==> v7 <==
==> flow/design.v (excerpt) <==
module calculator (input CLOCK_50,
							input RESET,
							input KEYPRESSED,
							input [3:0] KEYCODE,
							input [3:0] KEY,
							output [0:6] HEX0, HEX1, HEX2, HEX3, HEX4, HEX5, HEX6, HEX7
							);
		wire clockmain = CLOCK_50;
		wire rst = RESET;
		wire [3:0] keycode = KEYCODE;
		wire keystrobe;
		wire load_A, load_B;
		wire bksp_A, bksp_B;
		posedgetrigger keypressedge (.clock(clockmain), .rst(rst), .signal(KEYPRESSED), .strobe(keystrobe));
		wire dig_strobe, reset_strobe, ex_strobe, op_strobe, sub_strobe;
		wire [3:0] dig_code;
		wire [1:0] op_code;
		inputhandler keypad (
			.keystrobe(keystrobe),
			.keycode(keycode),
			.dig_strobe(dig_strobe),
			.reset_strobe(reset_strobe),
			.ex_strobe(ex_strobe),
			.op_strobe(op_strobe),
			.sub_strobe(sub_strobe),
			.dig_code(dig_code),
			.op_code(op_code)
		);
		wire bksp_strobe, MS_strobe, MR_strobe, MC_strobe;
		PBhandler PB (
			.KEY(KEY),
			.clock(clockmain),
			.rst(rst),
			.bksp_strobe(bksp_strobe),
			.MS_strobe(MS_strobe),
			.MR_strobe(MR_strobe),
			.MC_strobe(MC_strobe)
		);
		wire [1:0] display_select;
		wire load_op, reset_state, execute, load_A_mem, load_B_mem, load_mem, clear_mem;
		control FSM (
			.dig_in(dig_strobe),
			.reset_in(reset_strobe),
			.ex_in(ex_strobe),
			.op_in(op_strobe),
			.bksp_in(bksp_strobe),
			.MS_in(MS_strobe),
			.MR_in(MR_strobe),
  ...
==> flow/config.mk <==
export PLATFORM = sky130hd
export DESIGN_NAME = calculator
export DESIGN_NICKNAME = calculator
export VERILOG_FILES = /design/flow/design.v
export SDC_FILE = /design/flow/constraint.sdc
export NUM_CORES = 4
export LEC_CHECK = 0
export ABC_AREA = 1
export CAP_MARGIN = 0
export CORE_MARGIN = 2
export CORE_UTILIZATION = 72
export CTS_CLUSTER_DIAMETER = 256
export MAX_ROUTING_LAYER = met4
export SETUP_SLACK_MARGIN = 3.58
export SLEW_MARGIN = 20
==> flow/constraint.sdc <==
create_clock -name core_clock -period 28.6 [get_ports {CLOCK_50}]
set_input_delay 5.7200 -clock core_clock [delete_from_list [all_inputs] [get_ports {CLOCK_50}]]
set_output_delay 5.7200 -clock core_clock [all_outputs]
set_load 0.01 [all_outputs]
run.sh (not shown) runs the stock make flow with config.mk's settings and CLKGATE_MAP_FILE=.
==> v25 (differences from v7) <==
- CAP_MARGIN: 0 -> 20
- CORE_UTILIZATION: 72 -> 59
- CTS_CLUSTER_DIAMETER: 256 -> default
- MAX_ROUTING_LAYER: met4 -> default
- PLACE_DENSITY_LB_ADDON: default -> 0.0
- SETUP_SLACK_MARGIN: 3.58 -> default
==> flow/constraint.sdc (replaced) <==
create_clock -name core_clock -period 59.3 [get_ports {CLOCK_50}]
set_input_delay 11.8600 -clock core_clock [delete_from_list [all_inputs] [get_ports {CLOCK_50}]]
set_output_delay 11.8600 -clock core_clock [all_outputs]
set_load 0.01 [all_outputs]
==> summary of the runs <==
- v7 died in 5_1_grt, error GRT-0232. v25 passed the timing, design-rule and antenna checks.
- In area after synthesis, v25 and v7 do not differ.
- Synthesized cell count is the same in v7 and v25.
- Between v7 and v25, the lower die area is in v7 (gap about 18%, measured against v25).
==> figures <==
Outcome: v7 stopped before the end; v25 timing/DRC/antenna clean
Stage where the flow stopped: v7 5_1_grt; v25 -
Placed Cells: v7 9888; v25 9953
Die Ht: v7 269.6 µm; v25 297.4 µm
Routability-driven placement congestion ratio: v7 1.053; v25 1.010
Starting density of the core: v7 72.64%; v25 59.55%
Width of the chip: v7 269.6 µm; v25 297.4 µm
Area of the chip: v7 0.07267 mm²; v25 0.08843 mm²
Buffer count from post-CTS setup fixing: v7 243; v25 0
Post-placement worst setup slack: v7 -267.5 ps; v25 23030 ps
DP Area: v7 0.05401 mm²; v25 0.05251 mm²
Post-detail-place hpwl: v7 123500 µm; v25 124700 µm
Core outline area: v7 0.06991 mm²; v25 0.08528 mm²
Cells resized by post-CTS repair: v7 256; v25 0
